--- flow/run.sh ---
#!/bin/bash
# the make line also repeats each setting of config.mk as NAME=value (left out here)
make -C /OpenROAD-flow-scripts/flow DESIGN_CONFIG=/design/flow/config.mk WORK_HOME=/design/flow/orfs CLKGATE_MAP_FILE= finish
--- flow/config.mk ---
export PLATFORM = sky130hd
export DESIGN_NAME = cache
export DESIGN_NICKNAME = cache
export VERILOG_FILES = /design/flow/design.v
export SDC_FILE = /design/flow/constraint.sdc
export NUM_CORES = 4
export LEC_CHECK = 0
export ABC_AREA = 1
export CAP_MARGIN = 35
export CELL_PAD_IN_SITES_DETAIL_PLACEMENT = 0
export CELL_PAD_IN_SITES_GLOBAL_PLACEMENT = 0
export CORE_MARGIN = 10
export CORE_UTILIZATION = 63
export GPL_TIMING_DRIVEN = 1
export MAX_ROUTING_LAYER = met4
export MIN_ROUTING_LAYER = met2
export PLACE_DENSITY = 0.42
export SETUP_SLACK_MARGIN = 1.19
export SLEW_MARGIN = 5
export TNS_END_PERCENT = 70
--- flow/constraint.sdc ---
create_clock -name core_clock -period 5.86 [get_ports {clk}]
set_input_delay 1.1720 -clock core_clock [delete_from_list [all_inputs] [get_ports {clk}]]
set_output_delay 1.1720 -clock core_clock [all_outputs]
set_load 0.01 [all_outputs]
--- flow/design.v ---
module cache(
    clk,
    proc_reset,
    proc_read,
    proc_write,
    proc_addr,
    proc_wdata,
    proc_stall,
    proc_rdata,
    mem_read,
    mem_write,
    mem_addr,
    mem_rdata,
    mem_wdata,
    mem_ready
);
    input          clk;
    input          proc_reset;
    input          proc_read, proc_write;
    input   [29:0] proc_addr;
    input   [31:0] proc_wdata;
    output reg        proc_stall;
    output reg [31:0] proc_rdata;
    input  [127:0] mem_rdata;
    input          mem_ready;
    output reg     mem_read, mem_write;
    output reg [27:0] mem_addr;
    output reg [127:0] mem_wdata;
	reg [127:0] block0, block1, block2, block3, block4, block5, block6, block7, block; 	 
	reg [7:0] valid, valid_save;
	reg [7:0] dirty, dirty_save;
	reg [24:0] tag0, tag1, tag2, tag3, tag4, tag5, tag6, tag7;
	reg [24:0] tag0_save, tag1_save, tag2_save, tag3_save, tag4_save, tag5_save, tag6_save, tag7_save;
	reg hit, stall, dirty_bit, valid_bit;
	reg [24:0] tag, tag_save;
	reg [127:0] data_4word;
	reg [1:0] state, next_state;
	reg [127:0] mem_data;
	reg [127:0] block0_save, block1_save,block2_save,block3_save,block4_save,block5_save,block6_save,block7_save;
	wire clk_i, rst_i;
assign clk_i = clk;
assign rst_i = proc_reset;
	always@ (*) begin   
		case(proc_addr[4:2])
		3'd0: begin
			dirty_bit = dirty_save[0];
			data_4word = block0_save;
			tag = tag0_save;
			valid_bit = valid_save[0];
		end
		3'd1: begin
			dirty_bit = dirty_save[1];
			data_4word = block1_save;
			tag = tag1_save;
			valid_bit = valid_save[1];
		end
		3'd2: begin
			dirty_bit = dirty_save[2];
			data_4word = block2_save;
			tag = tag2_save;
			valid_bit = valid_save[2];
		end
		3'd3: begin
			dirty_bit = dirty_save[3];
			data_4word = block3_save;
			tag = tag3_save;
			valid_bit = valid_save[3];
		end
		3'd4: begin
			dirty_bit = dirty_save[4];
			data_4word = block4_save;
			tag = tag4_save;
			valid_bit = valid_save[4];
		end
		3'd5: begin
			dirty_bit = dirty_save[5];
			data_4word = block5_save;
			tag = tag5_save;
			valid_bit = valid_save[5];
		end
		3'd6: begin
			dirty_bit = dirty_save[6];
			data_4word = block6_save;
			tag = tag6_save;
			valid_bit = valid_save[6];
		end
		3'd7: begin
			dirty_bit = dirty_save[7];
			data_4word = block7_save;
			tag = tag7_save;
			valid_bit = valid_save[7];
		end
		endcase
	end
	always @(valid_bit or tag or proc_addr or state) begin
		if(valid_bit && (tag == proc_addr[29:5]) && ~state[1] && ~state[0]) begin
			stall = 1'b0;
			hit = 1'b1;
		end
		else begin
			stall = 1'b1;
			hit = 1'b0;
		end
	end
	always @(*) begin
			case(proc_addr[1:0])
				2'd0: begin block = data_4word; block[31:0] = proc_wdata; end
				2'd1: begin block = data_4word; block[63:32] = proc_wdata; end
				2'd2: begin block = data_4word; block[95:64] = proc_wdata; end
				2'd3: begin block = data_4word; block[127:96] = proc_wdata; end
			endcase
	end
	always @(*)begin	 
		case(state) 
		2'b00:begin
			tag0 = tag0_save;
			tag1 = tag1_save;
			tag2 = tag2_save;
			tag3 = tag3_save;
			tag4 = tag4_save;
			tag5 = tag5_save;
			tag6 = tag6_save;
			tag7 = tag7_save;
		if(proc_write && hit) begin
			case(proc_addr[4:2])
			3'd0: begin 
				valid = valid_save;
				dirty = dirty_save;
				valid[0] = 1'b1;
				dirty[0] = 1'b1;
				block0 = block;
				block1 = block1_save;
				block2 = block2_save;
				block3 = block3_save;
				block4 = block4_save;
				block5 = block5_save;
				block6 = block6_save;
				block7 = block7_save;
				end
			3'd1: begin 
				valid = valid_save;
				dirty = dirty_save;
				valid[1] = 1'b1; 
				dirty[1] = 1'b1;
				block1 = block;
				block0 = block0_save;
				block2 = block2_save;
				block3 = block3_save;
				block4 = block4_save;
				block5 = block5_save;
				block6 = block6_save;
				block7 = block7_save;				
			end
			3'd2: begin 
				valid = valid_save;
				dirty = dirty_save;
				valid[2] = 1'b1; 
				dirty[2] = 1'b1;
				block2 = block;
				block0 = block0_save;
				block1 = block1_save;
				block3 = block3_save;	
				block4 = block4_save;
				block5 = block5_save;
				block6 = block6_save;
				block7 = block7_save;
			end
			3'd3: begin
				valid = valid_save;
				dirty = dirty_save;
				valid[3] = 1'b1; 
				dirty[3] = 1'b1;
				block3 = block;	
				block0 = block0_save;
				block1 = block1_save;
				block2 = block2_save;
				block4 = block4_save;
				block5 = block5_save;
				block6 = block6_save;
				block7 = block7_save;	
			end
			3'd4: begin 
				valid = valid_save;
				dirty = dirty_save;
				valid[4] = 1'b1; 
				dirty[4] = 1'b1;
				block4 = block; 
				block0 = block0_save;
				block1 = block1_save;
				block2 = block2_save;
				block3 = block3_save;
				block5 = block5_save;
				block6 = block6_save;
				block7 = block7_save;
			end
			3'd5: begin 
				valid = valid_save;
				dirty = dirty_save;
				valid[5] = 1'b1; 
				dirty[5] = 1'b1;
				block5 = block;
				block0 = block0_save;
				block1 = block1_save;
				block2 = block2_save;
				block3 = block3_save;
				block4 = block4_save;
				block6 = block6_save;
				block7 = block7_save; 
			end
			3'd6: begin 
				valid = valid_save;
				dirty = dirty_save;
				valid[6] = 1'b1; 
				dirty[6] = 1'b1;
				block6 = block; 
				block0 = block0_save;
				block1 = block1_save;
				block2 = block2_save;
				block3 = block3_save;
				block4 = block4_save;
				block5 = block5_save;
				block7 = block7_save;
			end
			3'd7: begin 
				valid = valid_save;
				dirty = dirty_save;
				valid[7] = 1'b1; 
				dirty[7] = 1'b1;
				block7 = block; 
				block0 = block0_save;
				block1 = block1_save;
				block2 = block2_save;
				block3 = block3_save;
				block4 = block4_save;
				block5 = block5_save;
				block6 = block6_save;
			end
			endcase
		end
		else begin
			valid = valid_save;
			dirty = dirty_save;
			block0 = block0_save;
			block1 = block1_save;
			block2 = block2_save;
			block3 = block3_save;
			block4 = block4_save;
			block5 = block5_save;
			block6 = block6_save;
			block7 = block7_save;
		end
		end
		2'b10:begin
			case(proc_addr[4:2])
			3'd0: begin 	
				valid = valid_save;
				dirty = dirty_save;
				valid[0] = 1'b1; 
				tag0 = proc_addr[29:5];
				tag1 = tag1_save;
				tag2 = tag2_save;
				tag3 = tag3_save;
				tag4 = tag4_save;
				tag5 = tag5_save;
				tag6 = tag6_save;
				tag7 = tag7_save;
				dirty[0] = 1'b0;
				block0 = mem_rdata;
				block1 = block1_save;
				block2 = block2_save;
				block3 = block3_save;
				block4 = block4_save;
				block5 = block5_save;
				block6 = block6_save;
				block7 = block7_save;				 
			end
			3'd1: begin 
				valid = valid_save;
				dirty = dirty_save;
				valid[1] = 1'b1; 
				tag1 = proc_addr[29:5];
				tag0 = tag0_save;
				tag2 = tag2_save;
				tag3 = tag3_save;
				tag4 = tag4_save;
				tag5 = tag5_save;
				tag6 = tag6_save;
				tag7 = tag7_save;
				dirty[1] = 1'b0;
				block1 = mem_rdata; 
				block0 = block0_save;
				block2 = block2_save;
				block3 = block3_save;
				block4 = block4_save;
				block5 = block5_save;
				block6 = block6_save;
				block7 = block7_save;
			end
			3'd2: begin 
				valid = valid_save;
				dirty = dirty_save;
				valid[2] = 1'b1; 
				tag2 = proc_addr[29:5];
				tag0 = tag0_save;
				tag1 = tag1_save;
				tag3 = tag3_save;
				tag4 = tag4_save;
				tag5 = tag5_save;
				tag6 = tag6_save;
				tag7 = tag7_save;
				dirty[2] = 1'b0;
				block2 = mem_rdata; 
				block0 = block0_save;
				block1 = block1_save;
				block3 = block3_save;
				block4 = block4_save;
				block5 = block5_save;
				block6 = block6_save;
				block7 = block7_save;
			end
			3'd3: begin 
				valid = valid_save;
				dirty = dirty_save;
				valid[3] = 1'b1; 
				tag3 = proc_addr[29:5];
				tag0 = tag0_save;
				tag1 = tag1_save;
				tag2 = tag2_save;
				tag4 = tag4_save;
				tag5 = tag5_save;
				tag6 = tag6_save;
				tag7 = tag7_save;
				dirty[3] = 1'b0;
				block3 = mem_rdata; 
				block0 = block0_save;
				block1 = block1_save;
				block2 = block2_save;
				block4 = block4_save;
				block5 = block5_save;
				block6 = block6_save;
				block7 = block7_save;
			end
			3'd4: begin 
				valid = valid_save;
				dirty = dirty_save;
				valid[4] = 1'b1; 
				tag4 = proc_addr[29:5];
				tag0 = tag0_save;
				tag1 = tag1_save;
				tag2 = tag2_save;
				tag3 = tag3_save;
				tag5 = tag5_save;
				tag6 = tag6_save;
				tag7 = tag7_save;
				dirty[4] = 1'b0;
				block4 = mem_rdata; 
				block0 = block0_save;
				block1 = block1_save;
				block2 = block2_save;
				block3 = block3_save;
				block5 = block5_save;
				block6 = block6_save;
				block7 = block7_save;
			end
			3'd5: begin 
				valid = valid_save;
				dirty = dirty_save;
				valid[5] = 1'b1; 
				tag5 = proc_addr[29:5];
				tag0 = tag0_save;
				tag1 = tag1_save;
				tag2 = tag2_save;
				tag3 = tag3_save;
				tag4 = tag4_save;
				tag6 = tag6_save;
				tag7 = tag7_save;
				dirty[5] = 1'b0;
				block5 = mem_rdata; 
				block0 = block0_save;
				block1 = block1_save;
				block2 = block2_save;
				block3 = block3_save;
				block4 = block4_save;
				block6 = block6_save;
				block7 = block7_save;
			end
			3'd6: begin 
				valid = valid_save;
				dirty = dirty_save;
				valid[6] = 1'b1; 
				tag6 = proc_addr[29:5];
				tag0 = tag0_save;
				tag1 = tag1_save;
				tag2 = tag2_save;
				tag3 = tag3_save;
				tag4 = tag4_save;
				tag5 = tag5_save;
				tag7 = tag7_save;
				dirty[6] = 1'b0;
				block6 = mem_rdata; 
				block0 = block0_save;
				block1 = block1_save;
				block2 = block2_save;
				block3 = block3_save;
				block4 = block4_save;
				block5 = block5_save;
				block7 = block7_save;
			end
			3'd7: begin 
				valid = valid_save;
				dirty = dirty_save;
				valid[7] = 1'b1; 
				tag7 = proc_addr[29:5];
				tag0 = tag0_save;
				tag1 = tag1_save;
				tag2 = tag2_save;
				tag3 = tag3_save;
				tag4 = tag4_save;
				tag5 = tag5_save;
				tag6 = tag6_save;
				dirty[7] = 1'b0;
				block7 = mem_rdata; 
				block0 = block0_save;
				block1 = block1_save;
				block2 = block2_save;
				block3 = block3_save;
				block4 = block4_save;
				block5 = block5_save;
				block6 = block6_save;
			end
			endcase
		end
		default: begin
				valid = valid_save;
				dirty = dirty_save;
				tag0 = tag0_save;
				tag1 = tag1_save;
				tag2 = tag2_save;
				tag3 = tag3_save;
				tag4 = tag4_save;
				tag5 = tag5_save;
				tag6 = tag6_save;
				tag7 = tag7_save;
				block0 = block0_save;
				block1 = block1_save;
				block2 = block2_save;
				block3 = block3_save;
				block4 = block4_save;
				block5 = block5_save;
				block6 = block6_save;
				block7 = block7_save;	
		end
		endcase
	end
	always @(*) begin	 
		case(state) 
			2'b00:begin 	 
				if(hit || ~(proc_read || proc_write)) begin
					next_state = 2'b00;
				end
				else if(dirty_bit) begin
					next_state = 2'b11;
				end
				else begin
					next_state = 2'b10;
				end
			end
			2'b01:begin
				next_state = 2'b00;
			end
			2'b10:begin	 
				if(mem_ready) begin
					next_state = 2'b00;
				end
				else begin
					next_state = 2'b10;
				end
			end
			2'b11:begin	 
				if(mem_ready) begin
					next_state = 2'b10;
				end
				else begin
					next_state = 2'b11;
				end
			end
		endcase
	end
	always @(*) begin	 
		case(state)	
			2'b00:begin	 
				proc_stall = stall;
				mem_read = 1'b0;
				mem_write = 1'b0;
				mem_addr = 28'b0;
				mem_wdata = 128'b0;
				if(proc_read) begin
					case(proc_addr[1:0])
						2'd0: proc_rdata = data_4word[31:0];
						2'd1: proc_rdata = data_4word[63:32];
						2'd2: proc_rdata = data_4word[95:64];
						2'd3: proc_rdata = data_4word[127:96];
					endcase
				end
				else begin
					proc_rdata = 32'b0;
				end
			end
			2'b01: begin
				proc_stall = 1'b0;
				proc_rdata = 32'b0;
				mem_read = 1'b0;
				mem_write = 1'b0;
				mem_addr = 28'b0;
				mem_wdata = 128'b0;
			end
			2'b10:begin	 
				proc_stall = 1'b1;
				proc_rdata = 32'b0;
				mem_read = 1'b1;
				mem_write = 1'b0;
				mem_addr = proc_addr[29:2];
				mem_wdata = 128'b0;
			end
			2'b11:begin	 
				proc_stall = 1'b1;
				proc_rdata = 32'b0;
				mem_read = 1'b0;
				mem_write = 1'b1;
				mem_addr = {tag, proc_addr[4:2]};
				mem_wdata = data_4word;
			end
		endcase
	end
	always@( posedge clk or posedge proc_reset ) begin
	    if( proc_reset ) begin
	    	state <= 2'b00;
			valid_save <= 8'b0;
			dirty_save <= 8'b0;  
			tag0_save <= 25'b0;  
			tag1_save <= 25'b0;  
			tag2_save <= 25'b0;  
			tag3_save <= 25'b0;  
			tag4_save <= 25'b0;  
			tag5_save <= 25'b0;  
			tag6_save <= 25'b0;  
			tag7_save <= 25'b0;  
		end
	    else begin
	    	state <= next_state;
			valid_save <= valid;
			dirty_save <= dirty;
			tag0_save <= tag0;
			tag1_save <= tag1;
			tag2_save <= tag2;
			tag3_save <= tag3;
			tag4_save <= tag4;
			tag5_save <= tag5;
			tag6_save <= tag6;
			tag7_save <= tag7;
	    end
	end
	always @(posedge clk_i or posedge rst_i) begin
		if(rst_i) begin
			block0_save <= 128'b0;
			block1_save <= 128'b0;
			block2_save <= 128'b0;
			block3_save <= 128'b0;
			block4_save <= 128'b0;
			block5_save <= 128'b0;
			block6_save <= 128'b0;
			block7_save <= 128'b0;	
		end
		else begin
			block0_save <= block0;
			block1_save <= block1;
			block2_save <= block2;
			block3_save <= block3;
			block4_save <= block4;
			block5_save <= block5;
			block6_save <= block6;
			block7_save <= block7;
		end
	end
endmodule
==> results of run 1 <==
==> through the flow <==
stage / std cells / utilization (%)
3_3_place_gp: 9234 / 70.65
3_5_place_dp: 9237 / 70.72
4_1_cts: 9560 / 77.41
2_1_floorplan: 7836 / -
==> layer usage <==
metal	track usage, %	GRT overflow
met1	-	-
met2	89.35	33
met3	94.06	271
met4	72.86	53
met5	-	-
==> what timing repair did <==
action,CTS
gates cloned,21
pin swaps,51
endpoints found under the setup margin,208
setup buffers,61
resized,391
==> ci_impl_report.md, run 1 <==
### Metrics collected by this job

| Metric | Value |
|---|---|
| Cells in synth_stat.txt | `7,836` |
| H-tree depth | `4` |
| Post-synthesis average cell area | `7.719 um2` |
| Synth Warn # | `1` |
| Post-Syn Instances | `7,836` |
| Commonest cells post-synth | `nand2_1, dfrtp_1, nand3_1, o21ai_0, clkbuf_1` |
| Last stage | `global routing (5_1_grt)` |
| Site row count | `113` |
| Die X-Extent | `329.9 um` |
| Total GRT Usage | `87.53%` |
| Complex Gates by Area | `11.49%` |
| XOR/XNOR Area Share | `0%` |
| DIE HEIGHT | `329.9 um` |
| Largest logic family | `simple AND/OR/NAND/NOR gates` |
| Port bufs | `385` |
| FFs w/ async S/R, synth | `100.0%` |
| DP Wirelength | `160.1 mm` |
| Simple-gate portion of the synthesized area | `31.55%` |
| Yosys stat area | `60,480 um2` |
| Ys flops | `1,242` |
| MUX area fraction | `0%` |
| Synth top area cells | `dfrtp_1, nand2_1, nand3_1` |
| Area share, top type | `51.38%` |
| Top-Level Pins | `386` |
| Clk Tree Root Cell | `clkbuf_16` |
| GR Overflow Total | `357` |
| Synthesized cell area | `60,480 um2` |
| Total CTS buffers | `134` |
| Error | `[ERROR GRT-0116] Global routing finished with congestion. Check the congestion regions in the DRC Viewer.` |
| Distinct cells, synth | `33` |
| Hold buffer count at CTS | `0` |
| Post-synth EDFFs | `0` |
| Cell type with the largest total area | `dfrtp_1` |
| Clock sink count | `1,242` |
| Status | `aborted with a tool error` |
| Core Area | `95,150 um2` |
| Die area | `108,800 um2` |
| Initial Util | `63.57%` |
| Count leader, synth | `nand2_1` |
| RD Place Congestion | `1.091` |
| Cell area after placement | `67,290 um2` |
| Top_reg_cell synth | `dfrtp_1` |
| DP Worst Slack | `-0.1626 ns` |
| Synthesized-area fraction occupied by adder cells | `0%` |
| Clock Tree Buf Depth | `3` |
| Sequential area share after synthesis | `51.38%` |
| Synth Net Count | `8,031` |
==> run 2, diff against run 1 <==
- CAP_MARGIN: 35 -> 20
- CELL_PAD_IN_SITES_DETAIL_PLACEMENT: 0 -> 2
- CELL_PAD_IN_SITES_GLOBAL_PLACEMENT: 0 -> not set
- CORE_ASPECT_RATIO: not set -> 1.65
- CORE_MARGIN: 10 -> 2
- CORE_UTILIZATION: 63 -> 34
- CTS_CLUSTER_DIAMETER: not set -> 354
- CTS_CLUSTER_SIZE: not set -> 67
- MAX_ROUTING_LAYER: met4 -> not set
- MIN_ROUTING_LAYER: met2 -> not set
- PLACE_DENSITY: 0.42 -> not set
- SETUP_SLACK_MARGIN: 1.19 -> 1.65
- SLEW_MARGIN: 5 -> 30
- TNS_END_PERCENT: 70 -> 15
- clock period: 5.86 -> 5.79 ns (I/O delays scaled with it)
==> run 2 against run 1 <==
The run again fails in global routing (5_1_grt). Synthesized cell count stayed put. Die area rose by 67%. Area after synthesis unchanged.
==> ci_impl_report.md, run 2 <==
### Metrics collected by this job

| Metric | Value |
|---|---|
| MUX area fraction | `0% (unchanged)` |
| Synth Warn # | `1 (unchanged)` |
| Clock Tree Buf Depth | `3 (unchanged)` |
| DIE HEIGHT | `545.8 um (+65%)` |
| Error | `[ERROR GRT-0232] Routing congestion too high. Check the congestion heatmap in the GUI.` |
| XOR/XNOR Area Share | `0% (unchanged)` |
| Port bufs | `385 (unchanged)` |
| Ys flops | `1,242 (unchanged)` |
| Site row count | `198 (+75%)` |
| Simple-gate portion of the synthesized area | `31.55% (unchanged)` |
| Complex Gates by Area | `11.49% (unchanged)` |
| Area share, top type | `51.38% (unchanged)` |
| Synthesized cell area | `60,480 um2 (unchanged)` |
| Post-synth EDFFs | `0 (unchanged)` |
| Total GRT Usage | `73.10%` |
| Cell type with the largest total area | `dfrtp_1` |
| Core Area | `176,600 um2 (+86%)` |
| Last stage | `global routing (5_1_grt)` |
| Top-Level Pins | `386 (unchanged)` |
| Total CTS buffers | `22 (-84%)` |
| Commonest cells post-synth | `nand2_1, dfrtp_1, nand3_1, o21ai_0, clkbuf_1` |
| Count leader, synth | `nand2_1` |
| Distinct cells, synth | `33 (unchanged)` |
| Clock sink count | `1,242 (unchanged)` |
| Synthesized-area fraction occupied by adder cells | `0% (unchanged)` |
| Cells in synth_stat.txt | `7,836 (unchanged)` |
| FFs w/ async S/R, synth | `100.0% (unchanged)` |
| Sequential area share after synthesis | `51.38% (unchanged)` |
| Clk Tree Root Cell | `clkbuf_16` |
| GR Overflow Total | `1,249` |
| Status | `aborted with a tool error` |
| DP Worst Slack | `-0.6002 ns (-0.4376 ns)` |
| RD Place Congestion | `0.9535 (-13%)` |
| Synth top area cells | `dfrtp_1, nand2_1, nand3_1` |
| Initial Util | `34.24% (-29 points)` |
| Die X-Extent | `332.4 um (+0.76%)` |
| Placed cell count | `10.45k (+13%)` |
| Post-Syn Instances | `7,836 (unchanged)` |
| Yosys stat area | `60,480 um2 (unchanged)` |
| Synth Net Count | `8,031 (unchanged)` |
| H-tree depth | `1 (-3)` |
| DP Wirelength | `276.5 mm (+73%)` |
| Largest logic family | `simple AND/OR/NAND/NOR gates` |
| Die area | `181,400 um2 (+67%)` |
| Top_reg_cell synth | `dfrtp_1` |
| Post-synthesis average cell area | `7.719 um2 (unchanged)` |
[run 2: what timing repair did]
| action | 4_1_cts |
|---|---|
| gates cloned | 18 |
| resized | 734 |
| buffers inserted | 126 |
| hold buffers | 0 |
| pin swaps | 123 |
| setup endpoints to repair | 1227 |
[run 2: stage by stage]
stage,instance area (um2),power (uW)
2_1_floorplan,60490,23970
4_1_cts,74450,38860
3_3_place_gp,70250,31080
3_5_place_dp,70270,34830
[run 2: layer usage]
metal	global-route usage, %	GRT overflow
met3	64.23	38
met2	84.03	679
met4	75.17	506
met5	40.40	4
met1	71.50	22
==> run 3, diff against run 2 <==
- ABC_AREA: 1 -> not set
- CELL_PAD_IN_SITES_DETAIL_PLACEMENT: 2 -> not set
- CORE_ASPECT_RATIO: 1.65 -> not set
- CORE_UTILIZATION: 34 -> 64
- CTS_CLUSTER_DIAMETER: 354 -> not set
- CTS_CLUSTER_SIZE: 67 -> not set
- GPL_TIMING_DRIVEN: 1 -> not set
- PLACE_DENSITY: not set -> 0.6
- SETUP_SLACK_MARGIN: 1.65 -> not set
- SLEW_MARGIN: 30 -> 20
- TNS_END_PERCENT: 15 -> not set
- clock period: 5.79 -> 8.13 ns (I/O delays scaled with it)
==> run 3 against run 2 <==
The run now finishes clean. Die area decreased by 47%. Synthesized cell count is 34% lower. Area after synthesis barely moved.
==> ci_impl_report.md, run 3 <==
### Yosys + OpenROAD results

| Metric | Value |
|---|---|
| Post-synth EDFFs | `0 (unchanged)` |
| Tot Pwr | `25,170 uW` |
| Worst-path clk slew | `0.05 ns` |
| Crit-path slowest cell | `a211oi_1` |
| Largest net degree at the start of global routing | `158` |
| Total CTS buffers | `134 (+510%)` |
| Post-Syn Instances | `5,150 (-34%)` |
| Vias | `47.09k` |
| Hold Startpoint | `valid_save[3]` |
| CP Max Fanout | `64` |
| Synth top area cells | `dfrtp_1, mux2_2, mux2_1` |
| Routed WL per cell | `32.79 um` |
| Initial Util | `64.72% (+30 points)` |
| Clk Tree Root Cell | `clkbuf_16` |
| Slew headroom | `18.61%` |
| Seq. pwr | `10,600 uW` |
| Unrepaired setup endpoints after global routing | `no` |
| Hold depth | `1` |
| Clk latency of the worst-skew pair | `0.78 ns` |
| DIE HEIGHT | `311.4 um (-43%)` |
| GR Overflow Total | `0` |
| Delay of the slowest cell on the worst path | `0.84 ns` |
| Pint | `16,590 uW` |
| Cell type with the largest total area | `dfrtp_1` |
| Final setup viols | `0` |
| Distinct cells, synth | `66 (+100%)` |
| CP top delay family | `AND-OR/OR-AND gates` |
| Yosys stat area | `60,490 um2 (about the same)` |
| Log Warnings | `72` |
| Die area | `96,990 um2 (-47%)` |
| Clock power frac | `24.5%` |
| Worst-case reg-to-reg path depth | `10` |
| Final-stage net count | `5,600` |
| Critical Path RT | `6.50 ns` |
| Fin Hold WS | `0.4606 ns` |
| Hold buffer count at CTS | `0 (unchanged)` |
| Sequential area share after synthesis | `51.38% (about the same)` |
| First-pass GRT wire length | `322.4 mm` |
| Synth Warn # | `1 (unchanged)` |
| Crit path launch | `proc_addr[2]` |
| Cells in synth_stat.txt | `5,150 (-34%)` |
| DP Worst Slack | `1.077 ns (+1.677 ns)` |
| CTS tree | `done` |
| Critical R2R Capture | `block4_save[20]` |
| RR Startpoint | `tag1_save[12]` |
| F_max | `0.1354 GHz` |
| FFs w/ async S/R, synth | `100.0% (unchanged)` |
| Port bufs | `385 (unchanged)` |
| Top_reg_cell synth | `dfrtp_1` |
| Hold path endpoint | `valid_save[3]` |
| Most common cell on crit path | `a211oi_1` |
| Core Area | `93,470 um2 (-47%)` |
| Final critical-path setup slack | `0.7444 ns` |
| Fillers | `6,513` |
| Area delta synth->final | `16.05%` |
| Leading power group | `sequential cells` |
| Drt drc | `0` |
| Switching Share | `34.09%` |
| Post-synthesis average cell area | `11.75 um2 (+52%)` |
| Post-CTS Setup Inserts | `0 (-100%)` |
| P_sw | `8581 uW` |
| Status | `timing/DRC/antenna clean` |
| Site row count | `112 (-43%)` |
| Synthesized cell area | `60,490 um2 (about the same)` |
| Worst path depth | `8` |
| CP Cell Sequence | `buf_8 -> buf_4 -> mux2_2 -> o221ai_1 -> a21oi_1 -> a211oi_1 -> a211oi_1 -> clkdlybuf4s50_1` |
| Total GRT Usage | `45.57%` |
| Ys flops | `1,242 (unchanged)` |
| Initial antenna violation count | `26` |
| Largest logic family | `multiplexers` |
| Die X-Extent | `311.4 um (-6.3%)` |
| # resized after CTS | `0 (-100%)` |
| Clock group power | `6160 uW` |
| Fin area | `70,200 um2` |
| Combinational power share | `33.5%` |
| Min Clock Period, post-route | `7.386 ns` |
| Combinational gate power | `8420 uW` |
| Startpoint Class | `input pin` |
| Clock Tree Buf Depth | `3 (unchanged)` |
| Final hold vios | `0` |
| Power per cell area | `358.6 nW/um2` |
| Top-Level Pins | `386 (unchanged)` |
| Tcrit/Tclk final | `90.84%` |
| Worst-Margin Slew | `1.221 ns` |
| MUX area fraction | `27.63% (+28 points)` |
| Cell area after placement | `65,760 um2 (-6.4%)` |
| Buffers & Inverters on Critical Path | `3` |
| Clock sink count | `1,242 (unchanged)` |
| Peak VDD IR | `0.2679 mV` |
| Synth Net Count | `5,345 (-33%)` |
| Setup tns final | `0 ns` |
| Area share, top type | `51.38% (about the same)` |
| Worst EP arrival | `5.76 ns` |
| XOR/XNOR Area Share | `0.2027% (+0.20 points)` |
| DP Wirelength | `139.2 mm (-50%)` |
| Crit Path Class | `in -> out` |
| DRT Pass-1 Iters | `8` |
| Sequential Power Share | `42.1%` |
| Routed vias/inst | `6.955` |
| Simple-gate portion of the synthesized area | `7.523% (-24 points)` |
| Number of max-cap violations | `0` |
| Fin. max-slew vios | `0` |
| Pleak | `0.03066 uW` |
| Synthesized-area fraction occupied by adder cells | `0% (unchanged)` |
| Min-delay worst type | `reg -> reg` |
| Clock skew | `0.03817 ns` |
| H-tree depth | `4 (+3)` |
| Vias in the first global route | `46.84k` |
| Count leader, synth | `dfrtp_1` |
| DR iter-0 viols | `5,929` |
| Reg2reg setup slack | `3.54 ns` |
| Worst Setup EP | `proc_rdata[10]` |
| Commonest cells post-synth | `dfrtp_1, mux2_2, nand2_1, nor2_1, clkbuf_1` |
| Complex Gates by Area | `9.914% (-1.6 points)` |
| RD Place Congestion | `0.9569 (+0.36%)` |
| Routed Antenna Nets | `0` |
| Crit end category | `output port` |
| Total wire length | `222.0 mm` |
[run 3: area by class of cell]
type	count	area, um2	area share [%]
tap	1254	1569	2.235
multi-input combinational	3452	27600	39.32
inverter	38	161.4	0.2299
clock inverter	31	314.1	0.4474
sequential	1242	31080	44.28
clock buffer	207	4104	5.846
antenna	9	22.52	0.03208
timing repair buffer	537	5344	7.613
[run 3: layer usage]
layer,track usage [%],part of all wire [%]
met5,0,0.091
met4,30.40,7.8
met3,14.83,12
met2,65.19,43
met1,59.47,37
[run 3: per-stage QoR]
stage | util (%) | cells
after floorplan | - | 5150
after global placement | 70.32 | 6522
after detailed placement | 70.35 | 6523
after CTS | 75.08 | 6761
after global routing | 75.08 | 6761
final | 75.10 | 6770
==> run 4, diff against run 3 <==
- CORE_UTILIZATION: 64 -> 66
- MAX_ROUTING_LAYER: not set -> met4
- clock period: 8.13 -> 6.25 ns (I/O delays scaled with it)
==> run 4 against run 3 <==
Still clean. Total power increased by 30%. Clock skew decreased by 0.012 ns. Final cell count increased by 0.16%.
==> ci_impl_report.md, run 4 <==
### Yosys + OpenROAD results

| Metric | Value |
|---|---|
| Clk latency of the worst-skew pair | `0.77 ns (about the same)` |
| Distinct cells, synth | `66 (unchanged)` |
| Power per cell area | `461.7 nW/um2 (+29%)` |
| Synth Warn # | `1 (unchanged)` |
| Clock skew | `0.02626 ns (-0.01190 ns)` |
| Hold depth | `1 (unchanged)` |
| Fin Hold WS | `0.4658 ns (+0.005126 ns)` |
| RR Startpoint | `tag1_save[24]` |
| Clock group power | `7870 uW (+28%)` |
| H-tree depth | `4 (unchanged)` |
| Worst path depth | `11 (+3)` |
| Hold Startpoint | `valid_save[3]` |
| XOR/XNOR Area Share | `0.2027% (unchanged)` |
| Synthesized-area fraction occupied by adder cells | `0% (unchanged)` |
| Final hold vios | `0 (unchanged)` |
| Core Area | `91,250 um2 (-2.4%)` |
| Pint | `21,540 uW (+30%)` |
| F_max | `0.1631 GHz` |
| Delay of the slowest cell on the worst path | `0.72 ns (-0.12 ns)` |
| Vias in the first global route | `46.72k (-0.25%)` |
| Cell type with the largest total area | `dfrtp_1` |
| Peak VDD IR | `0.2975 mV (+11%)` |
| Post-synthesis average cell area | `11.75 um2 (unchanged)` |
| # resized after CTS | `0 (unchanged)` |
| DR iter-0 viols | `5,993 (+1.1%)` |
| RD Place Congestion | `1.002 (+4.7%)` |
| Initial Util | `66.30% (+1.6 points)` |
| Total wire length | `219.0 mm (-1.4%)` |
| Post-CTS Setup Inserts | `0 (unchanged)` |
| DP Wirelength | `139.5 mm (+0.19%)` |
| Routed Antenna Nets | `0 (unchanged)` |
| Clock sink count | `1,242 (unchanged)` |
| DIE HEIGHT | `306.7 um (-1.5%)` |
| Crit Path Class | `in -> out` |
| Area share, top type | `51.38% (unchanged)` |
| DRT Pass-1 Iters | `6 (-2)` |
| Most common cell on crit path | `nor4_1` |
| Clk Tree Root Cell | `clkbuf_16` |
| Crit-path slowest cell | `nor2_1` |
| Buffers & Inverters on Critical Path | `3 (unchanged)` |
| Reg2reg setup slack | `1.91 ns (-1.63 ns)` |
| Min-delay worst type | `reg -> reg` |
| Pleak | `0.03105 uW (+1.3%)` |
| Top_reg_cell synth | `dfrtp_1` |
| Log Warnings | `48 (-33%)` |
| Initial antenna violation count | `15 (-42%)` |
| Final setup viols | `0 (unchanged)` |
| Drt drc | `0 (unchanged)` |
| Total CTS buffers | `135 (+0.75%)` |
| Worst EP arrival | `4.88 ns (-0.88 ns)` |
| Worst Setup EP | `proc_stall` |
| Synth Net Count | `5,345 (unchanged)` |
| Status | `timing/DRC/antenna clean` |
| Total GRT Usage | `48.17% (+2.6 points)` |
| First-pass GRT wire length | `319.4 mm (-0.91%)` |
| Final-stage net count | `5,673 (+1.3%)` |
| Site row count | `111 (-0.89%)` |
| Commonest cells post-synth | `dfrtp_1, mux2_2, nand2_1, nor2_1, clkbuf_1` |
| Synthesized cell area | `60,490 um2 (unchanged)` |
| GR Overflow Total | `0 (unchanged)` |
| Min Clock Period, post-route | `6.130 ns` |
| Sequential area share after synthesis | `51.38% (unchanged)` |
| Ys flops | `1,242 (unchanged)` |
| Unrepaired setup endpoints after global routing | `no` |
| Startpoint Class | `input pin` |
| Clock power frac | `24.1% (-0.4 points)` |
| CP top delay family | `simple AND/OR/NAND/NOR gates` |
| Post-layout util | `77.58% (+2.5 points)` |
| FFs w/ async S/R, synth | `100.0% (unchanged)` |
| Worst-path clk slew | `0.06 ns (about the same)` |
| Post-synth EDFFs | `0 (unchanged)` |
| Cells in synth_stat.txt | `5,150 (unchanged)` |
| Routed vias/inst | `6.981 (+0.37%)` |
| Area delta synth->final | `17.02%` |
| Slew headroom | `21.58% (+3.0 points)` |
| Largest net degree at the start of global routing | `165 (+4.4%)` |
| Worst-case reg-to-reg path depth | `11 (+1)` |
| Vias | `47.34k (+0.53%)` |
| CP Max Fanout | `39 (-39%)` |
| Complex Gates by Area | `9.914% (unchanged)` |
| Largest logic family | `multiplexers` |
| Combinational gate power | `11,000 uW (+31%)` |
| MUX area fraction | `27.63% (unchanged)` |
| Count leader, synth | `dfrtp_1` |
| Tot Pwr | `32,690 uW (+30%)` |
| Top-Level Pins | `386 (unchanged)` |
| Simple-gate portion of the synthesized area | `7.523% (unchanged)` |
| Fin. max-slew vios | `0 (unchanged)` |
| Critical R2R Capture | `block5_save[99]` |
| Switching Share | `34.10% (about the same)` |
| Number of max-cap violations | `0 (unchanged)` |
| Critical Path RT | `5.00 ns (-1.50 ns)` |
| Die X-Extent | `306.7 um (-1.5%)` |
| CP Cell Sequence | `buf_6 -> nor2_1 -> a221oi_1 -> o22ai_1 -> xor2_1 -> nor4_1 -> nand4_1 -> nor4_1 -> buf_4 -> o21bai_1 -> clkdlybuf4s50_1` |
| Hold buffer count at CTS | `0 (unchanged)` |
| Die area | `94,090 um2 (-3.0%)` |
| Leading power group | `sequential cells` |
| Crit end category | `output port` |
| Routed WL per cell | `32.29 um (-1.5%)` |
| Post-Syn Instances | `5,150 (unchanged)` |
| Sequential Power Share | `42.2% (about the same)` |
| Port bufs | `385 (unchanged)` |
| Synth top area cells | `dfrtp_1, mux2_2, mux2_1` |
| Yosys stat area | `60,490 um2 (unchanged)` |
| Combinational power share | `33.7% (+0.2 points)` |
| Tcrit/Tclk final | `98.07% (+7.2 points)` |
| Clock Tree Buf Depth | `3 (unchanged)` |
| Setup tns final | `0 ns (unchanged)` |
| Hold path endpoint | `valid_save[3]` |
| Worst-Margin Slew | `1.176 ns (-0.04454 ns)` |
| Crit path launch | `proc_addr[4]` |
| P_sw | `11,140 uW (+30%)` |
| CTS tree | `done` |
| Seq. pwr | `13,800 uW (+30%)` |
[run 4: layer usage]
metal	track usage, %	wire length, um	vias to the layer above
met2	66.16	92840	3139
met1	62.14	81360	24100
li1	-	-	19310
met5	-	0	-
met3	14.27	27840	780
met4	31.82	16920	0
[run 4: layout make-up]
cell class	count	area, um2
diodes	14	35.03
repair buffers	609	6130
inverters	38	158.9
flip-flops and latches	1242	31080
clock inverters	30	245.2
clock buffers	210	4058
well taps	1186	1484
fillers	6084	20460
multi-input cells	3452	27600
[run 4: metrics by stage]
step	setup slack (ns)	std cells	instance area [um2]
after floorplan	-12.16	5150	60500
after global placement	0.2832	6525	66400
after detailed placement	0.3176	6526	66430
after CTS	0.2961	6766	70730
after global routing	0.05593	6780	70790
final	0.1204	6781	70790
==> run 5, diff against run 4 <==
- CORE_ASPECT_RATIO: not set -> 1.77
- CORE_UTILIZATION: 66 -> 50
- MAX_ROUTING_LAYER: met4 -> not set
- PLACE_DENSITY: 0.6 -> not set
- PLACE_DENSITY_LB_ADDON: not set -> 0.07
- SETUP_SLACK_MARGIN: not set -> 0.99
- TNS_END_PERCENT: not set -> 15
- clock period: 6.25 -> 10.5 ns (I/O delays scaled with it)
==> run 5 against run 4 <==
Highest routed layer is now met5. Clock skew rose by 0.0067 ns. Via count fell by 1.9%. Largest power group unchanged. Register-to-register slack improved by 3.9 ns. Critical path type unchanged. Core utilization fell by 19 points.
==> ci_impl_report.md, run 5 <==
### Yosys + OpenROAD results

| Metric | Value |
|---|---|
| Min Clock Period, post-route | `8.629 ns` |
| Sequential Power Share | `42.7% (+0.5 points)` |
| Yosys stat area | `60,490 um2 (unchanged)` |
| Post-synthesis average cell area | `11.75 um2 (unchanged)` |
| Drt drc | `0 (unchanged)` |
| Clock group power | `4470 uW (-43%)` |
| Leading power group | `sequential cells` |
| Min-delay worst type | `reg -> reg` |
| DR iter-0 viols | `4,817 (-20%)` |
| Status | `timing/DRC/antenna clean` |
| Post-synth EDFFs | `0 (unchanged)` |
| Delay of the slowest cell on the worst path | `0.75 ns (+0.03 ns)` |
| Hold path endpoint | `valid_save[5]` |
| Top_reg_cell synth | `dfrtp_1` |
| XOR/XNOR Area Share | `0.2027% (unchanged)` |
| Hold buffer count at CTS | `0 (unchanged)` |
| Area delta synth->final | `15.61%` |
| CP top delay family | `buffers and inverters` |
| Post-Syn Instances | `5,150 (unchanged)` |
| Crit end category | `output port` |
| Worst path depth | `12 (+1)` |
| Sequential area share after synthesis | `51.38% (unchanged)` |
| Critical Path RT | `8.40 ns (+3.40 ns)` |
| Hold Startpoint | `valid_save[5]` |
| Post-Layout Cell Count | `7,019 (+3.5%)` |
| Routed WL per cell | `34.42 um (+6.6%)` |
| Pint | `12,520 uW (-42%)` |
| Ys flops | `1,242 (unchanged)` |
| CP Max Fanout | `43 (+10%)` |
| Crit path launch | `proc_addr[3]` |
| Complex Gates by Area | `9.914% (unchanged)` |
| Synth Net Count | `5,345 (unchanged)` |
| Worst-path clk slew | `0.06 ns (about the same)` |
| Fillers | `10.07k (+65%)` |
| Worst-Margin Slew | `1.344 ns (+0.1676 ns)` |
| Buffers & Inverters on Critical Path | `4 (+1)` |
| Most common cell on crit path | `buf_4` |
| Seq. pwr | `8210 uW (-41%)` |
| First-pass GRT wire length | `343.9 mm (+7.7%)` |
| Total GRT Usage | `38.86% (-9.3 points)` |
| Final hold vios | `0 (unchanged)` |
| Largest logic family | `multiplexers` |
| Initial antenna violation count | `21 (+6)` |
| Placed cell count | `6,791 (+4.1%)` |
| Crit Path Class | `in -> out` |
| Total CTS buffers | `115 (-15%)` |
| Slew headroom | `9.457% (-12 points)` |
| DRT Pass-1 Iters | `5 (-1)` |
| Clock sink count | `1,242 (unchanged)` |
| Final-stage net count | `5,566 (-1.9%)` |
| Critical R2R Capture | `block7_save[20]` |
| Synthesized-area fraction occupied by adder cells | `0% (unchanged)` |
| Setup tns final | `0 ns (unchanged)` |
| Synth top area cells | `dfrtp_1, mux2_2, mux2_1` |
| Switching Share | `34.85% (+0.75 points)` |
| Cells in synth_stat.txt | `5,150 (unchanged)` |
| Port bufs | `385 (unchanged)` |
| RR Startpoint | `tag4_save[19]` |
| Fin. max-slew vios | `0 (unchanged)` |
| Post-CTS Setup Inserts | `0 (unchanged)` |
| Clk Tree Root Cell | `clkbuf_16` |
| Die X-Extent | `265.4 um (-13%)` |
| Cell type with the largest total area | `dfrtp_1` |
| Number of max-cap violations | `0 (unchanged)` |
| Commonest cells post-synth | `dfrtp_1, mux2_2, nand2_1, nor2_1, clkbuf_1` |
| Hold depth | `1 (unchanged)` |
| FFs w/ async S/R, synth | `100.0% (unchanged)` |
| DP Wirelength | `159.6 mm (+14%)` |
| F_max | `0.1159 GHz` |
| Die area | `123,900 um2 (+32%)` |
| Synthesized cell area | `60,490 um2 (unchanged)` |
| Worst Setup EP | `proc_stall` |
| Area share, top type | `51.38% (unchanged)` |
| Peak VDD IR | `0.2170 mV (-27%)` |
| Largest net degree at the start of global routing | `196 (+19%)` |
| Count leader, synth | `dfrtp_1` |
| RD Place Congestion | `1.013 (+1.1%)` |
| Log Warnings | `78 (+63%)` |
| Power per cell area | `274.7 nW/um2 (-40%)` |
| FF+latch area | `31,080 um2 (unchanged)` |
| Reg2reg setup slack | `5.85 ns (+3.94 ns)` |
| Worst EP arrival | `6.53 ns (+1.65 ns)` |
| # resized after CTS | `0 (unchanged)` |
| Routed vias/inst | `6.613 (-5.3%)` |
| DIE HEIGHT | `466.8 um (+52%)` |
| Clock power frac | `23.3% (-0.8 points)` |
| Vias in the first global route | `47.01k (+0.61%)` |
| Final setup viols | `0 (unchanged)` |
| Site row count | `169 (+52%)` |
| GR Overflow Total | `0 (unchanged)` |
| Initial Util | `50.45% (-16 points)` |
| Startpoint Class | `input pin` |
| Clock Tree Buf Depth | `3 (unchanged)` |
| Simple-gate portion of the synthesized area | `7.523% (unchanged)` |
| Crit-path slowest cell | `nor4_1` |
| CP Cell Sequence | `buf_8 -> buf_4 -> nor2_2 -> buf_4 -> a221o_1 -> a211oi_2 -> nor3_1 -> a2111oi_0 -> nand4_1 -> nor4_1 -> o21bai_1 -> clkdlybuf4s50_1` |
| Top-Level Pins | `386 (unchanged)` |
| Combinational gate power | `6530 uW (-41%)` |
| Routed Antenna Nets | `0 (unchanged)` |
| Core Area | `119,900 um2 (+31%)` |
| Synth Warn # | `1 (unchanged)` |
| Combinational power share | `34.0% (+0.3 points)` |
| Worst-case reg-to-reg path depth | `11 (unchanged)` |
| Distinct cells, synth | `66 (unchanged)` |
| P_sw | `6695 uW (-40%)` |
| Tcrit/Tclk final | `82.18% (-16 points)` |
| H-tree depth | `3 (-1)` |
| Vias | `46.42k (-1.9%)` |
| Combinational Area | `27,630 um2 (+0.12%)` |
| Clk latency of the worst-skew pair | `0.78 ns (about the same)` |
| CTS tree | `done` |
| Clock skew | `0.03300 ns (+0.006740 ns)` |
| Total wire length | `241.6 mm (+10%)` |
| Pleak | `0.03032 uW (-2.4%)` |
| MUX area fraction | `27.63% (unchanged)` |
| Unrepaired setup endpoints after global routing | `no` |
[run 5: layer usage]
| layer | routed length (um) | vias up | global-route usage (%) |
|---|---|---|---|
| met5 | 111 | - | 0 |
| met4 | 15830 | 16 | 22.86 |
| met3 | 23660 | 585 | 9.409 |
| met2 | 112500 | 2577 | 62.02 |
| met1 | 89530 | 24210 | 48.05 |
| li1 | - | 19040 | - |
[run 5: stage by stage]
step	power (uW)	hold WS, ns	util (%)	instance area (um2)	setup WS [ns]
after floorplan	12340	0.4275	-	60500	-8.763
after global placement	14460	0.4440	54.93	65860	1.660
after global routing	20070	0.4825	58.31	69910	1.726
final	19210	0.4770	58.33	69940	1.871
after CTS	19140	0.4708	58.25	69830	1.866
after detailed placement	14710	0.4537	54.94	65870	1.865
[run 5: cell type report]
class	instances	share of cell area, %
tap	1539	2.753
sequential	1242	44.44
clock inverter	36	0.8426
antenna	17	0.06083
multi-input combinational	3452	39.51
clock buffer	173	4.827
inverter	38	0.2308
timing repair buffer	522	7.333
==> run 6, diff against run 5 <==
- ABC_AREA: not set -> 1
- CAP_MARGIN: 20 -> 15
- CELL_PAD_IN_SITES_DETAIL_PLACEMENT: not set -> 2
- CELL_PAD_IN_SITES_GLOBAL_PLACEMENT: not set -> 2
- CORE_ASPECT_RATIO: 1.77 -> not set
- CORE_UTILIZATION: 50 -> 71
- GPL_TIMING_DRIVEN: not set -> 0
- PLACE_DENSITY: not set -> 0.72
- PLACE_DENSITY_LB_ADDON: 0.07 -> not set
- SETUP_SLACK_MARGIN: 0.99 -> not set
- TNS_END_PERCENT: 15 -> 90
- clock period: 10.5 -> 8.0 ns (I/O delays scaled with it)
==> run 6 against run 5 <==
The run now fails in global placement without I/O (3_1_place_gp_skip_io). Die area is 29% lower. Synthesized cell count is 52% higher. Area after synthesis hardly changed.
==> ci_impl_report.md, run 6 <==
### Metrics collected by this job

| Metric | Value |
|---|---|
| Synthesized cell area | `60,480 um2 (about the same)` |
| Post-synth EDFFs | `0 (unchanged)` |
| XOR/XNOR Area Share | `0% (-0.20 points)` |
| Yosys stat area | `60,480 um2 (about the same)` |
| Synth Warn # | `1 (unchanged)` |
| Initial Util | `71.37% (+21 points)` |
| Last stage | `global placement without I/O (3_1_place_gp_skip_io)` |
| Sequential area share after synthesis | `51.38% (about the same)` |
| Cell type with the largest total area | `dfrtp_1` |
| Die X-Extent | `295.9 um (+11%)` |
| Post-Syn Instances | `7,836 (+52%)` |
| Site row count | `107 (-37%)` |
| Ys flops | `1,242 (unchanged)` |
| FFs w/ async S/R, synth | `100.0% (unchanged)` |
| Core Area | `84,750 um2 (-29%)` |
| Count leader, synth | `nand2_1` |
| Distinct cells, synth | `33 (-50%)` |
| Cells in synth_stat.txt | `7,836 (+52%)` |
| MUX area fraction | `0% (-28 points)` |
| Die area | `87,540 um2 (-29%)` |
| Synthesized-area fraction occupied by adder cells | `0% (unchanged)` |
| Error | `[ERROR GPL-0301] Utilization 138.078 % exceeds 100%.` |
| Synth top area cells | `dfrtp_1, nand2_1, nand3_1` |
| Complex Gates by Area | `11.49% (+1.6 points)` |
| Post-synthesis average cell area | `7.719 um2 (-34%)` |
| Area share, top type | `51.38% (about the same)` |
| Simple-gate portion of the synthesized area | `31.55% (+24 points)` |
| DIE HEIGHT | `295.9 um (-37%)` |
| Largest logic family | `simple AND/OR/NAND/NOR gates` |
| Status | `aborted with a tool error` |
| Commonest cells post-synth | `nand2_1, dfrtp_1, nand3_1, o21ai_0, clkbuf_1` |
| Top_reg_cell synth | `dfrtp_1` |
| Synth Net Count | `8,031 (+50%)` |
==> run 7, diff against run 6 <==
- ABC_AREA: 1 -> not set
- CAP_MARGIN: 15 -> 20
- CELL_PAD_IN_SITES_DETAIL_PLACEMENT: 2 -> not set
- CELL_PAD_IN_SITES_GLOBAL_PLACEMENT: 2 -> not set
- CORE_UTILIZATION: 71 -> 58
- GPL_TIMING_DRIVEN: 0 -> not set
- PLACE_DENSITY: 0.72 -> not set
- TNS_END_PERCENT: 90 -> not set
- clock period: 8.0 -> 4.18 ns (I/O delays scaled with it)
==> run 7 against run 6 <==
Now fails the layout checks on negative setup slack. Synthesized cell count decreased by 34%. Area after synthesis is essentially flat. Die area is 22% higher.
==> ci_impl_report.md, run 7 <==
### Yosys + OpenROAD results

| Metric | Value |
|---|---|
| Hold Startpoint | `valid_save[6]` |
| Fin Hold WS | `0.4654 ns` |
| Switching Share | `33.88%` |
| Crit-path slowest cell | `a2111oi_4` |
| Placed cell count | `7,274` |
| Critical R2R Capture | `block6_save[78]` |
| Min-delay worst type | `reg -> reg` |
| DRT Pass-1 Iters | `6` |
| Routed vias/inst | `6.560` |
| Worst-Margin Slew | `1.229 ns` |
| Min Clock Period, post-route | `4.357 ns` |
| Status | `complete, but fails checks` |
| Hold depth | `1` |
| CP top delay family | `buffers and inverters` |
| Power per cell area | `664.7 nW/um2` |
| Clock group power | `12,600 uW` |
| P_sw | `17,680 uW` |
| Final-stage net count | `6,305` |
| H-tree depth | `4` |
| Largest net degree at the start of global routing | `165` |
| Top-Level Pins | `386` |
| Sequential Power Share | `39.6%` |
| Clock power frac | `24.1%` |
| Final setup viols | `6` |
| Slew headroom | `18.08%` |
| Core Area | `103,500 um2 (+22%)` |
| Commonest cells post-synth | `dfrtp_1, mux2_2, nand2_1, nor2_1, clkbuf_1` |
| FFs w/ async S/R, synth | `100.0% (unchanged)` |
| Post-synth EDFFs | `0 (unchanged)` |
| Combinational Area | `28,700 um2` |
| Pleak | `0.03548 uW` |
| Post-Syn Instances | `5,150 (-34%)` |
| Clk Tree Root Cell | `clkbuf_16` |
| Cell type with the largest total area | `dfrtp_1` |
| Met1 Wirelength | `92.75 mm` |
| Buffers & Inverters on Critical Path | `7` |
| FF+latch area | `31,080 um2` |
| Fin. max-slew vios | `0` |
| Top_reg_cell synth | `dfrtp_1` |
| Complex Gates by Area | `9.914% (-1.6 points)` |
| Simple-gate portion of the synthesized area | `7.523% (-24 points)` |
| Number of max-cap violations | `0` |
| DIE HEIGHT | `327.0 um (+11%)` |
| Log Warnings | `48` |
| Cells in synth_stat.txt | `5,150 (-34%)` |
| Combinational power share | `36.4%` |
| Total wire length | `239.9 mm` |
| Area delta synth->final | `29.75%` |
| Pint | `34,490 uW` |
| Met2 WL | `103.4 mm` |
| Synth top area cells | `dfrtp_1, mux2_2, mux2_1` |
| Yosys stat area | `60,490 um2 (about the same)` |
| Worst-path clk slew | `0.05 ns` |
| Final hold vios | `0` |
| Fillers | `6,962` |
| Total GRT Usage | `44.44%` |
| Worst path depth | `15` |
| Seq. pwr | `20,600 uW` |
| Worst Setup EP | `proc_stall` |
| Hold path endpoint | `valid_save[6]` |
| Critical Path RT | `3.34 ns` |
| DP Wirelength | `160.0 mm` |
| Clock Tree Buf Depth | `3` |
| Routed Antenna Nets | `0` |
| Reg2reg setup slack | `0.32 ns` |
| Vias in the first global route | `49.36k` |
| WL met3 | `25.92 mm` |
| Largest logic family | `multiplexers` |
| Peak VDD IR | `0.6210 mV` |
| RD Place Congestion | `0.9711` |
| XOR/XNOR Area Share | `0.2027% (+0.20 points)` |
| Distinct cells, synth | `66 (+100%)` |
| Site row count | `118 (+10%)` |
| Worst EP arrival | `3.52 ns` |
| Clk latency of the worst-skew pair | `0.76 ns` |
| Port bufs | `385` |
| Top Layer Used | `met5` |
| Synthesized-area fraction occupied by adder cells | `0% (unchanged)` |
| CP Cell Sequence | `buf_12 -> buf_12 -> nor2b_4 -> buf_6 -> buf_6 -> a221oi_4 -> o22ai_4 -> xnor2_2 -> a2111oi_4 -> buf_4 -> nand4_1 -> nor4_4 -> buf_4 -> o21bai_1 -> buf_2` |
| RR Startpoint | `tag1_save[24]` |
| Unrepaired setup endpoints after global routing | `yes` |
| Initial antenna violation count | `16` |
| F_max | `0.2295 GHz` |
| Startpoint Class | `input pin` |
| Drt drc | `0` |
| Post-Layout Cell Count | `7,616` |
| Ys flops | `1,242 (unchanged)` |
| Synth Net Count | `5,345 (-33%)` |
| Post-synthesis average cell area | `11.75 um2 (+52%)` |
| Clock skew | `0.02714 ns` |
| Count leader, synth | `dfrtp_1` |
| Leading power group | `sequential cells` |
| First-pass GRT wire length | `344.2 mm` |
| Area share, top type | `51.38% (about the same)` |
| Initial Util | `58.45% (-13 points)` |
| CTS tree | `done` |
| Total CTS buffers | `137` |
| Die X-Extent | `327.0 um (+11%)` |
| Setup tns final | `-0.3963 ns` |
| Synth Warn # | `1 (unchanged)` |
| Synthesized cell area | `60,490 um2 (about the same)` |
| Routed WL per cell | `31.50 um` |
| Clock sink count | `1,242` |
| Tcrit/Tclk final | `104.2%` |
| Final critical-path setup slack | `-0.1773 ns` |
| MUX area fraction | `27.63% (+28 points)` |
| Sequential area share after synthesis | `51.38% (about the same)` |
| Die area | `106,900 um2 (+22%)` |
| Crit path launch | `proc_addr[2]` |
| Crit Path Class | `in -> out` |
| Worst-case reg-to-reg path depth | `13` |
| Hold buffer count at CTS | `0` |
| Vias | `49.96k` |
| Delay of the slowest cell on the worst path | `0.34 ns` |
| Crit end category | `output port` |
| Combinational gate power | `19,000 uW` |
| GR Overflow Total | `0` |
| CP Max Fanout | `6` |
| Layout check failures | `negative setup slack` |
| DR iter-0 viols | `5,439` |
==> run 7: area by class of cell <==
| type | count | share of cell area, % |
|---|---|---|
| flip-flops and latches | 1242 | 39.60 |
| clock buffers | 214 | 5.333 |
| well taps | 1380 | 2.200 |
| inverters | 38 | 0.2280 |
| multi-input cells | 3452 | 36.56 |
| clock inverters | 35 | 0.6090 |
| repair buffers | 1239 | 15.41 |
| diodes | 16 | 0.05101 |
==> run 7: per-layer routing <==
metal  GRT usage, %  vias up
met2          64.53     2982
li1               -    20610
met3          11.43      708
met4          28.45       14
met5              0        -
met1          59.61    25650
==> run 7: timing repair <==
item                                    4_1_cts  5_1_grt
buffers inserted                             49       13
gates cloned                                 13        4
pin swaps                                    37       48
endpoints found under the setup margin      100       56
gates resized                               237      163
==> run 7: stage by stage <==
| step | setup slack, ns | area (um2) | total power, uW | utilization (%) |
|---|---|---|---|---|
| 2_1_floorplan | -13.82 | 60500 | 30990 | - |
| 3_3_place_gp | -0.8091 | 71460 | 37620 | 69.05 |
| 3_5_place_dp | -0.7312 | 71460 | 38420 | 69.05 |
| 4_1_cts | -0.2297 | 77710 | 51350 | 75.09 |
| 5_1_grt | -0.2358 | 78450 | 54350 | 75.80 |
| 6_report | -0.1773 | 78490 | 52170 | 75.83 |
==> run 8, diff against run 7 <==
- CORE_ASPECT_RATIO: not set -> 0.76
- CORE_UTILIZATION: 58 -> 60
- CTS_CLUSTER_SIZE: not set -> 43
- MIN_ROUTING_LAYER: not set -> met1
- PLACE_DENSITY: not set -> 0.74
- SLEW_MARGIN: 20 -> 35
- TNS_END_PERCENT: not set -> 35
- clock period: 4.18 -> 4.63 ns (I/O delays scaled with it)
==> run 8 against run 7 <==
The layout still fails its checks (negative setup slack). Via count shrank 0.24%. Global-route usage shrank 0.056 points. Area after synthesis is the same. Sequential share of layout area grew 1.6 points. Final area shrank 3.9%. Non-clock buffer count shrank 181. Register-to-register slack gained 0.49 ns. Clock skew grew 0.0076 ns. Final cell count shrank 3.4%. First-iteration DRC count grew 20%. Die area shrank 3.3%. Combinational power shrank 14%. Largest power group unchanged.
==> ci_impl_report.md, run 8 <==
### Yosys + OpenROAD results

| Metric | Value |
|---|---|
| Count leader, synth | `dfrtp_1` |
| Core Area | `99,960 um2 (-3.4%)` |
| Worst-case reg-to-reg path depth | `12 (-1)` |
| Status | `complete, but fails checks` |
| Hold buffer count at CTS | `0 (unchanged)` |
| Synth Warn # | `1 (unchanged)` |
| Most common cell on crit path | `buf_4` |
| Cells in synth_stat.txt | `5,150 (unchanged)` |
| Worst-path clk slew | `0.06 ns (about the same)` |
| Startpoint Class | `input pin` |
| RD Place Congestion | `0.9778 (+0.69%)` |
| DR iter-0 viols | `6,508 (+20%)` |
| CTS tree | `done` |
| MUX area fraction | `27.63% (unchanged)` |
| Switching Share | `34.23% (+0.35 points)` |
| CP Max Fanout | `16 (+10)` |
| Total CTS buffers | `116 (-15%)` |
| Min-delay worst type | `reg -> reg` |
| Hold path endpoint | `valid_save[5]` |
| Die X-Extent | `368.2 um (+13%)` |
| Initial antenna violation count | `34 (+18)` |
| Reg2reg setup slack | `0.81 ns (+0.49 ns)` |
| Worst EP arrival | `3.90 ns (+0.38 ns)` |
| Sequential area share after synthesis | `51.38% (unchanged)` |
| Buffers & Inverters on Critical Path | `4 (-3)` |
| Post-Syn Instances | `5,150 (unchanged)` |
| Area delta synth->final | `24.63%` |
| DIE HEIGHT | `280.8 um (-14%)` |
| Number of max-cap violations | `0 (unchanged)` |
| Layout check failures | `negative setup slack` |
| Combinational power share | `36.0% (-0.4 points)` |
| CP top delay family | `buffers and inverters` |
| Final critical-path setup slack | `-0.2003 ns (-0.02294 ns)` |
| Cell type with the largest total area | `dfrtp_1` |
| Post-synth EDFFs | `0 (unchanged)` |
| Hold depth | `1 (unchanged)` |
| RR Startpoint | `tag7_save[1]` |
| Largest net degree at the start of global routing | `165 (unchanged)` |
| Vias in the first global route | `49.40k (+0.069%)` |
| Simple-gate portion of the synthesized area | `7.523% (unchanged)` |
| Synth top area cells | `dfrtp_1, mux2_2, mux2_1` |
| Crit Path Class | `in -> out` |
| Min Clock Period, post-route | `4.830 ns` |
| Top-Level Pins | `386 (unchanged)` |
| Site row count | `101 (-14%)` |
| Final hold vios | `0 (unchanged)` |
| Pleak | `0.03388 uW (-4.5%)` |
| Combinational gate power | `16,300 uW (-14%)` |
| Delay of the slowest cell on the worst path | `0.54 ns (+0.20 ns)` |
| Critical R2R Capture | `block6_save[72]` |
| Post-layout util | `75.42% (-0.41 points)` |
| Worst-Margin Slew | `1.070 ns (-0.1587 ns)` |
| Clk Tree Root Cell | `clkbuf_16` |
| Worst Setup EP | `proc_stall` |
| Clock power frac | `22.7% (-1.4 points)` |
| Worst path depth | `12 (-3)` |
| Clock Tree Buf Depth | `3 (unchanged)` |
| Hold Startpoint | `valid_save[5]` |
| Synthesized cell area | `60,490 um2 (unchanged)` |
| Port bufs | `385 (unchanged)` |
| Crit path launch | `proc_addr[4]` |
| FFs w/ async S/R, synth | `100.0% (unchanged)` |
| Critical Path RT | `3.70 ns (+0.36 ns)` |
| Clk latency of the worst-skew pair | `0.75 ns (about the same)` |
| Log Warnings | `42 (-13%)` |
| Routed Antenna Nets | `0 (unchanged)` |
| Distinct cells, synth | `66 (unchanged)` |
| Unrepaired setup endpoints after global routing | `yes` |
| Area share, top type | `51.38% (unchanged)` |
| Total wire length | `231.5 mm (-3.5%)` |
| Leading power group | `sequential cells` |
| Routed WL per cell | `31.45 um (-0.16%)` |
| H-tree depth | `3 (-1)` |
| Final-stage net count | `6,103 (-3.2%)` |
| Vias | `49.84k (-0.24%)` |
| XOR/XNOR Area Share | `0.2027% (unchanged)` |
| Clock skew | `0.03471 ns (+0.007567 ns)` |
| GR Overflow Total | `0 (unchanged)` |
| Slew headroom | `28.43% (+10 points)` |
| Power per cell area | `599.5 nW/um2 (-9.8%)` |
| Clock group power | `10,200 uW (-19%)` |
| Tcrit/Tclk final | `104.3% (about the same)` |
| Yosys stat area | `60,490 um2 (unchanged)` |
| Pint | `29,730 uW (-14%)` |
| Commonest cells post-synth | `dfrtp_1, mux2_2, nand2_1, nor2_1, clkbuf_1` |
| Ys flops | `1,242 (unchanged)` |
| CP Cell Sequence | `buf_6 -> nor2_1 -> buf_4 -> buf_4 -> a221oi_1 -> o22ai_2 -> xor2_1 -> nor4_1 -> nand4_1 -> nor4_4 -> o21bai_1 -> clkdlybuf4s50_1` |
| Crit end category | `output port` |
| Synth Net Count | `5,345 (unchanged)` |
| Top_reg_cell synth | `dfrtp_1` |
| Final setup viols | `4 (-2)` |
| Largest logic family | `multiplexers` |
| F_max | `0.2070 GHz` |
| DP Wirelength | `156.3 mm (-2.3%)` |
| Routed vias/inst | `6.773 (+3.2%)` |
| First-pass GRT wire length | `335.4 mm (-2.6%)` |
| Die area | `103,400 um2 (-3.3%)` |
| Clock sink count | `1,242 (unchanged)` |
| Peak VDD IR | `0.4234 mV (-32%)` |
| Sequential Power Share | `41.4% (+1.8 points)` |
| P_sw | `15,470 uW (-12%)` |
| Initial Util | `60.52% (+2.1 points)` |
| Complex Gates by Area | `9.914% (unchanged)` |
| Drt drc | `0 (unchanged)` |
| Post-synthesis average cell area | `11.75 um2 (unchanged)` |
| Seq. pwr | `18,700 uW (-9%)` |
| DP Worst Slack | `-0.3111 ns (+0.4201 ns)` |
| Total GRT Usage | `44.38% (-0.056 points)` |
| DRT Pass-1 Iters | `6 (unchanged)` |
| Synthesized-area fraction occupied by adder cells | `0% (unchanged)` |
| Crit-path slowest cell | `a221oi_1` |
| Fin. max-slew vios | `0 (unchanged)` |
-- run 8: timing repair --
| item | CTS | global route |
|---|---|---|
| pin swaps | 4 | 15 |
| buffers inserted | 6 | 9 |
| gates cloned | 0 | 1 |
| setup endpoints to repair | 27 | 26 |
| gates resized | 55 | 90 |
| hold endpoints to repair | 0 | 0 |
-- run 8: through the flow --
step,total power [uW],hold slack [ns],setup TNS (ns),area [um2],std cells
after floorplan,27980,0.4275,-,60500,5150
after global placement,33240,0.4463,-25.30,70620,7112
after detailed placement,34130,0.4499,-44.29,70600,7112
after CTS,44450,0.4680,-0.2164,74880,7332
after global routing,47040,0.4785,-0.5518,75360,7347
final,45200,0.4688,-0.3373,75390,7359
-- run 8: cell type report --
type / instances / area [um2]
fill: 6434 / 24570
antenna: 16 / 40.04
multi-input combinational: 3452 / 28050
clock buffer: 172 / 3468
inverter: 38 / 161.4
tap: 1339 / 1675
timing repair buffer: 1058 / 10360
clock inverter: 42 / 549.3
sequential: 1242 / 31080
-- run 8: per-layer routing --
metal | global-route usage, % | up-vias | part of all wire (%) | wire length (um)
li1 | - | 20190 | - | -
met1 | 58.22 | 25230 | 37 | 86260
met2 | 62.47 | 3522 | 42 | 96230
met3 | 17.28 | 860 | 14 | 32610
met4 | 26.23 | 40 | 6.9 | 15980
met5 | 0 | - | 0.17 | 383
Power figures rest on the tool's default switching activity, not on a simulated workload.
